== job 217 ==
==> flow/design.v (excerpt) <==
module cam_pixel_labeler (
    input  logic        clk,
    input  logic        reset,
    input  logic        href,
    input  logic        vsync,
    input  logic [ 7:0] ov7670_data,
    output logic        we,
    output logic [16:0] wAddr,
    output logic [ 2:0] label_data,
    output logic        camera_dp_en,
    output logic        v_finish_camera,
    output logic [ 9:0] x_pixel_camera,
    output logic [ 9:0] y_pixel_camera
);
Size in the first run: about 4600 cells after synthesis, ~39 flip-flops, ~55 I/O pins.
clock: 86.2 ns
lec_check: 0
abc_area: 1
cap_margin: 20
core_margin: 2
core_utilization: 57
cts_cluster_diameter: 390
cts_cluster_size: 96
slew_margin: 20
run.sh (not shown) runs the stock make flow with config.mk's settings and CLKGATE_MAP_FILE=.
Job 217 was carried through to the last stage, and its layout satisfied the timing, design-rule and antenna checks.
Input-level comparison between job 1597 and job 217:
- a deleted ABC_AREA that had been 1
- a deleted CTS_CLUSTER_DIAMETER that had been 390
- a change of CORE_UTILIZATION from 57 to 40
- a deleted CTS_CLUSTER_SIZE that had been 96
- a change of the clock period (ns, I/O delays scaled along) from 86.2 to 131.0
==> comparison <==
- Job 1597: done, clean on timing, DRC and antenna
- Summary of job 1597 over job 217: global routing usage on met1 shows a reduction of 14 points, number of global-route vias before repair shows a reduction of about 15%, critical path required time shows an increase of 35840 ps, logic area shows a reduction of 0.0012 mm2, total placed instance area shows a reduction of 0.0030 mm2.
- Arrival time of data at the critical path endpoint in job 1597 is 32910 ps above job 217.
The following lists how job 7164 was set up differently from job 1597:
- CORE_ASPECT_RATIO now 1.2, previously not set
- CORE_UTILIZATION now 60, was 40
- PLACE_DENSITY_LB_ADDON now 0.0, previously not set
- the clock period (ns, I/O delays scaled along) now 150.0, was 131.0
Findings:
Total met3 wirelength after detailed routing of job 7164 exceeds that of job 1597 by a little under 10%.
The final reports for job 7164 and job 1597 show detailed placer's ending HPWL lower in the former.
Looking at global-route usage across job 7164 and job 1597, the one that comes out lower is job 1597.
From job 7164 to job 1597, DRC violation count after routing did not move at all.
In job 7164 relative to job 1597, average wire per standard cell had gone up by a few percent.
Higher wire length on met2 goes to job 7164 over job 1597.
Critical path depth: job 7164 and job 1597 compared, higher one is job 1597
On end-of-flow core utilization: between job 7164 and job 1597, it ends up lower for job 1597.
Job 7164 did not stop at any stage, and its layout met the timing, design-rule and antenna checks.
Re met3 track demand over resource: job 7164 and job 1597 aren't equal, and the higher value belongs to job 7164.
Job 7164 against job 1597; core area is down by more than a quarter.
For job 245, these inputs were changed with respect to job 7164:
- a deleted CORE_ASPECT_RATIO that had been 1.2
- a change of CORE_UTILIZATION from 60 to 22
- a deleted PLACE_DENSITY_LB_ADDON that had been 0.0
- a change of SLEW_MARGIN from 20 to 0
- an added TNS_END_PERCENT of 10
Biggest fanout along the worst timing path: job 245 vs job 7164 up 38%. Diff job 7164 -> job 245 | sum of met3 wire segment lengths after detailed routing | up by more than 10%. Per the comparison of job 245 with job 7164, fmax climbed about 0.55%, non-clock buffer count higher, buffer and inverter count on the worst path went up. [job 245 vs job 7164] share of cell area taken by flip-flops and latches: lower in job 245. Wire length | job 245 below job 7164.


alpha:
Starting RTL as in the previous note.
clock: 100.0 ns
lec_check: 0
cap_margin: 20
core_aspect_ratio: 0.72
core_margin: 2
core_utilization: 72
cts_cluster_diameter: 233
cts_cluster_size: 31
hold_slack_margin: -0.09
max_routing_layer: met4
slew_margin: 20
alpha terminated abnormally: global routing (5_1_grt) reported ODB-0269.
#### Input delta (beta over alpha)
# alpha
export LEC_CHECK = 0
export CAP_MARGIN = 20
export CORE_ASPECT_RATIO = 0.72
export CORE_MARGIN = 2
export CORE_UTILIZATION = 72
export CTS_CLUSTER_DIAMETER = 233
export CTS_CLUSTER_SIZE = 31
export HOLD_SLACK_MARGIN = -0.09
export MAX_ROUTING_LAYER = met4
export SLEW_MARGIN = 20
create_clock -name core_clock -period 100.0 [get_ports {clk}]
# beta
export LEC_CHECK = 0
export CAP_MARGIN = 20
export CORE_MARGIN = 2
export CORE_UTILIZATION = 72
export CTS_CLUSTER_DIAMETER = 233
export CTS_CLUSTER_SIZE = 31
export HOLD_SLACK_MARGIN = -0.09
export PLACE_DENSITY = 0.67
export SLEW_MARGIN = 20
create_clock -name core_clock -period 100.0 [get_ports {clk}]
## What came out
- Ran to the end and failed final checks on setup timing: beta.
- Between beta and alpha, the chip area does not differ in any meaningful way.
- In the reports for alpha and beta, the smaller worst setup slack before clock tree synthesis belongs to beta.
- As of beta, post-CTS setup buffer count had fallen by more than 10% compared to alpha.
- Final weighted congestion of routability-driven global placement delta (alpha -> beta): insignificant
Input-level comparison between gamma and beta:
# beta
export LEC_CHECK = 0
export CAP_MARGIN = 20
export CORE_MARGIN = 2
export CORE_UTILIZATION = 72
export CTS_CLUSTER_DIAMETER = 233
export CTS_CLUSTER_SIZE = 31
export HOLD_SLACK_MARGIN = -0.09
export PLACE_DENSITY = 0.67
export SLEW_MARGIN = 20
create_clock -name core_clock -period 100.0 [get_ports {clk}]
# gamma
export LEC_CHECK = 0
export CAP_MARGIN = 20
export CORE_MARGIN = 2
export CORE_UTILIZATION = 72
export CTS_CLUSTER_DIAMETER = 224
export CTS_CLUSTER_SIZE = 77
export PLACE_DENSITY = 0.36
export SLEW_MARGIN = 20
create_clock -name core_clock -period 103.0 [get_ports {clk}]
## What came out
gamma finished all stages; however, its layout fails the closing checks, the failures being setup timing.
| largest driver fanout on the critical path | gamma vs beta | 3 lower |
Changes in delta relative to gamma:
# gamma
export LEC_CHECK = 0
export CAP_MARGIN = 20
export CORE_MARGIN = 2
export CORE_UTILIZATION = 72
export CTS_CLUSTER_DIAMETER = 224
export CTS_CLUSTER_SIZE = 77
export PLACE_DENSITY = 0.36
export SLEW_MARGIN = 20
create_clock -name core_clock -period 103.0 [get_ports {clk}]
# delta
export LEC_CHECK = 0
export ABC_AREA = 1
export CAP_MARGIN = 20
export CORE_MARGIN = 2
export CORE_UTILIZATION = 60
export CTS_CLUSTER_DIAMETER = 92
export SLEW_MARGIN = 20
create_clock -name core_clock -period 86.2 [get_ports {clk}]
==> comparison <==
- Sort gamma and delta by clock insertion delay at the later pin of the skew report desc -> top: gamma
- In the tables for gamma and delta, portion of the clock cycle consumed by the worst path in the final layout reads lower with delta.
- Least setup slack across all paths after layout, gamma and delta: larger value in delta
- The non-clock buffer count in gamma is 2.1 times that in delta.
- gamma and delta: one clean run, delta; the rest did not finish clean.
- Area fraction in compound gates on delta is down relative to gamma.
- The final reports for delta and gamma show simple logic cell fraction of the synthesized area higher in the former.
- Between gamma and delta, detailed router's first-iteration violation count is lower for delta, gamma comes in above that.
- Looking at total number of vias, delta sits 10% lower than gamma does.
- gamma → delta: sequential share of layout area was more or less identical; final worst hold slack went down by 0.0047 ns.


cam_pixel_labeler again, from the RTL that the note above started with.
==> flow/design.v (excerpt) <==
module cam_pixel_labeler (
    input  logic        clk,
    input  logic        reset,
    input  logic        href,
    input  logic        vsync,
    input  logic [ 7:0] ov7670_data,
    output logic        we,
    output logic [16:0] wAddr,
    output logic [ 2:0] label_data,
    output logic        camera_dp_en,
    output logic        v_finish_camera,
    output logic [ 9:0] x_pixel_camera,
    output logic [ 9:0] y_pixel_camera
);
Settings: LEC_CHECK=0, CAP_MARGIN=30, CORE_MARGIN=2, CORE_UTILIZATION=71, CTS_CLUSTER_DIAMETER=229, CTS_CLUSTER_SIZE=33, GPL_TIMING_DRIVEN=1, MAX_ROUTING_LAYER=met4, PLACE_DENSITY=0.66, SETUP_SLACK_MARGIN=5.0, SLEW_MARGIN=25, TNS_END_PERCENT=95; clock period 102.0 ns.
The first run failed in global routing (5_1_grt) (GRT-0232).
Change:
Settings changed: CORE_UTILIZATION 71 to 68, MAX_ROUTING_LAYER met4 to not set, PLACE_DENSITY 0.66 to not set.
The new run reached the layout checks and failed them: setup timing.
Die size went up by 4.3%.
Synthesized cell count does not change.
Synthesized area is unchanged.
Change:
Settings changed: CAP_MARGIN 30 to 20, CORE_UTILIZATION 68 to 40, CTS_CLUSTER_DIAMETER 229 to not set, CTS_CLUSTER_SIZE 33 to not set, GPL_TIMING_DRIVEN 1 to not set, SETUP_SLACK_MARGIN 5.0 to not set, SLEW_MARGIN 25 to 20, TNS_END_PERCENT 95 to not set.
Clock period 102.0 ns to 150.0 ns, I/O delays scaled along.
Result: Now the flow finished with timing, DRC and antenna clean. Final area fell by 16%. Clock skew fell by 0.0084 ns. Count of clock-buffer cells in the layout is unchanged.
Change:
Settings changed: CORE_UTILIZATION 40 to 56, CTS_CLUSTER_SIZE set to 72.
Outcome: The changed run finished with timing, DRC and antenna clean. Global-route usage increases by 8.8 points. Die size decreases by 28%. Wire length hardly moves. Cell count decreases by 6.0%. Setup slack loses 1.4 ns. Worst hold slack loses 0.0051 ns. Core utilization increases by 16 points. Clock skew hardly moves. Design area decreases by 1.2%. First-iteration DRC count increases by 8.6%.


Starting RTL as in the previous note.
==> flow/design.v (excerpt) <==
module cam_pixel_labeler (
    input  logic        clk,
    input  logic        reset,
    input  logic        href,
    input  logic        vsync,
    input  logic [ 7:0] ov7670_data,
    output logic        we,
    output logic [16:0] wAddr,
    output logic [ 2:0] label_data,
    output logic        camera_dp_en,
    output logic        v_finish_camera,
    output logic [ 9:0] x_pixel_camera,
    output logic [ 9:0] y_pixel_camera
);
    logic [15:0] ov7670_wData;
    logic [ 1:0] r_g_decision;
    logic [ 7:0] s_data;
    logic [ 7:0] v_data;
    OV7670_MemController U_OV7670_MemController (
        .clk            (clk),
        .reset          (reset),
        .href           (href),
        .vsync          (vsync),
        .ov7670_data    (ov7670_data),
        .we             (we),
        .wAddr          (wAddr),
        .wData          (ov7670_wData),
        .camera_dp_en   (camera_dp_en),
        .v_finish_camera(v_finish_camera),
        .x_pixel_camera (x_pixel_camera),
        .y_pixel_camera (y_pixel_camera)
    );
    rgb_to_hsv U_rgb_to_hsv (
        .r_data      (ov7670_wData[15:11]),
        .g_data      (ov7670_wData[10:5]),
        .b_data      (ov7670_wData[4:0]),
        .s_data      (s_data),
        .v_data      (v_data),
        .r_g_decision(r_g_decision)
    );
    Label_Gen U_Label_Gen (
        .r_g_decision(r_g_decision),
        .s_data      (s_data),
        .v_data      (v_data),
        .label_data  (label_data)
    );
endmodule
Settings: LEC_CHECK=0, CAP_MARGIN=5, CORE_MARGIN=2, CORE_UTILIZATION=72, CTS_CLUSTER_DIAMETER=103, CTS_CLUSTER_SIZE=41, SLEW_MARGIN=20, TNS_END_PERCENT=5; clock period 126.0 ns.
==> next run, changes <==
Settings changed: CAP_MARGIN 5 to 20, CTS_CLUSTER_DIAMETER 103 to 198, MAX_ROUTING_LAYER set to met4, TNS_END_PERCENT 5 to 40.
Clock period 126.0 ns to 99.6 ns, I/O delays scaled along.
This time the run aborted during global routing.
Area after synthesis does not change.
Die area stays the same.
Synthesized cell count is unchanged.
==> next run, changes <==
Settings changed: CORE_UTILIZATION 72 to 71, TNS_END_PERCENT 40 to not set.
Outcome: With this change the flow completed and failed the layout checks on setup timing. Synthesized area does not change. Synthesized cell count is unchanged. Die size rose slightly.
==> next run, changes <==
Settings changed: CORE_UTILIZATION 71 to 50, CTS_CLUSTER_DIAMETER 198 to not set, CTS_CLUSTER_SIZE 41 to not set, MAX_ROUTING_LAYER met4 to not set.
Clock period 99.6 ns to 73.0 ns, I/O delays scaled along.
What happened: The new run reached the layout checks and failed them: setup timing. Core utilization came out lower by 9.0 points. Synthesized area is unchanged. Worst setup slack degrades by 16 ns. Final area rises by 28%. Critical path depth climbs by 13. Routed wire length goes up by 6.0%. Count of clock-buffer cells in the layout is unchanged.


Starting RTL as in the previous note.
clock: 49.5 ns
lec_check: 0
abc_area: 1
cap_margin: 20
core_aspect_ratio: 0.5
core_margin: 2
core_utilization: 69
cts_cluster_diameter: 251
cts_cluster_size: 98
setup_slack_margin: 4.3
slew_margin: 20
tns_end_percent: 5
The first run aborted during 3_5_place_dp with DPL-0038.
Next try:
CORE_ASPECT_RATIO = default   (was 0.5)
CORE_UTILIZATION = 57   (was 69)
CTS_CLUSTER_DIAMETER = 357   (was 251)
SETUP_SLACK_MARGIN = default   (was 4.3)
TNS_END_PERCENT = default   (was 5)
clock period = 86.2 ns   (was 49.5 ns; I/O delays follow)
After rerunning: With this change the flow finished clean; die size goes up by about 20%; area after synthesis does not change; synthesized cell count does not change.
Next try:
CORE_UTILIZATION = 72   (was 57)
CTS_CLUSTER_DIAMETER = default   (was 357)
PLACE_DENSITY = 0.38   (was default)
TNS_END_PERCENT = 40   (was default)
clock period = 81.2 ns   (was 86.2 ns; I/O delays follow)
After rerunning:
- With this change the flow completed, yet does not pass: negative setup slack
- wire length rose by about 22%
- critical path depth fell by 12
- via count rose by 15%
- die area fell by 20%
- global-route usage rose by 8.8 points
- area after synthesis stays the same
- worst setup slack degrades by 5900 ps
- clock-buffer cell count stays the same
- non-clock buffer count rose by 139
- synthesized cell count stays the same
Next try:
ABC_AREA = default   (was 1)
CORE_UTILIZATION = 46   (was 72)
CTS_CLUSTER_SIZE = default   (was 98)
PLACE_DENSITY = default   (was 0.38)
TNS_END_PERCENT = default   (was 40)
clock period = 131.0 ns   (was 81.2 ns; I/O delays follow)
Outcome: The changed run completed without violations. Area after synthesis decreases by 9.9%. Cell area decreases by 20%. Non-clock buffer count decreases by 275. Utilization decreases by 37 points. Wire length decreases by 28%. Cell count decreases by 28%. Count of clock-buffer cells in the layout decreases by 1. Sequential cell count is unchanged. Synthesized cell count decreases by 31%.


cam_pixel_labeler again, from the RTL that the note above started with.
make LEC_CHECK=0 CAP_MARGIN=30 CORE_ASPECT_RATIO=0.5 CORE_MARGIN=10 CORE_UTILIZATION=57 CTS_CLUSTER_DIAMETER=392 GPL_ROUTABILITY_DRIVEN=0 GPL_TIMING_DRIVEN=1 PLACE_DENSITY_LB_ADDON=0.03 SETUP_SLACK_MARGIN=5.0 SLEW_MARGIN=0 TNS_END_PERCENT=95 finish   # period 130.0 ns
Rerun with:
Settings changed: CORE_ASPECT_RATIO 0.5 to default, CORE_MARGIN 10 to 2, CORE_UTILIZATION 57 to 65, CTS_CLUSTER_DIAMETER 392 to default, GPL_ROUTABILITY_DRIVEN 0 to default, PLACE_DENSITY_LB_ADDON 0.03 to default, SLEW_MARGIN 0 to 25.
Clock period 130.0 ns to 102.0 ns, I/O delays scaled along.
The new run finished with setup timing left.
Utilization came out higher by 22 points.
Cell count came out higher by about 9%.
Clock skew barely changes.
Count of clock-buffer cells in the layout does not change.
Rerun with:
Settings changed: CAP_MARGIN 30 to 20, CORE_UTILIZATION 65 to 57, GPL_TIMING_DRIVEN 1 to default, SETUP_SLACK_MARGIN 5.0 to default, SLEW_MARGIN 25 to 20, TNS_END_PERCENT 95 to default.
Clock period 102.0 ns to 86.2 ns, I/O delays scaled along.
What happened: With this change the flow aborted during global routing with GRT-0232; die area grows by 14%; area after synthesis does not change; synthesized cell count stays the same.
Rerun with:
Settings changed: CORE_UTILIZATION 57 to 66.
Clock period 86.2 ns to 106.0 ns, I/O delays scaled along.
Now the flow finished with setup timing left.
Synthesized area does not change.
Die size came out lower by 13%.
Synthesized cell count is unchanged.
Rerun with:
Settings changed: MAX_ROUTING_LAYER from default to met4.
Clock period 106.0 ns to 99.6 ns, I/O delays scaled along.
=> The changed run completed, yet does not pass: setup timing. Die size stays the same. Worst setup slack loses 2.7 ns. First-iteration DRC count went up by a quarter to a third. Sequential cell count does not change. Synthesized area stays the same. Via count grows by a few percent. Core utilization is higher by 5.8 points.
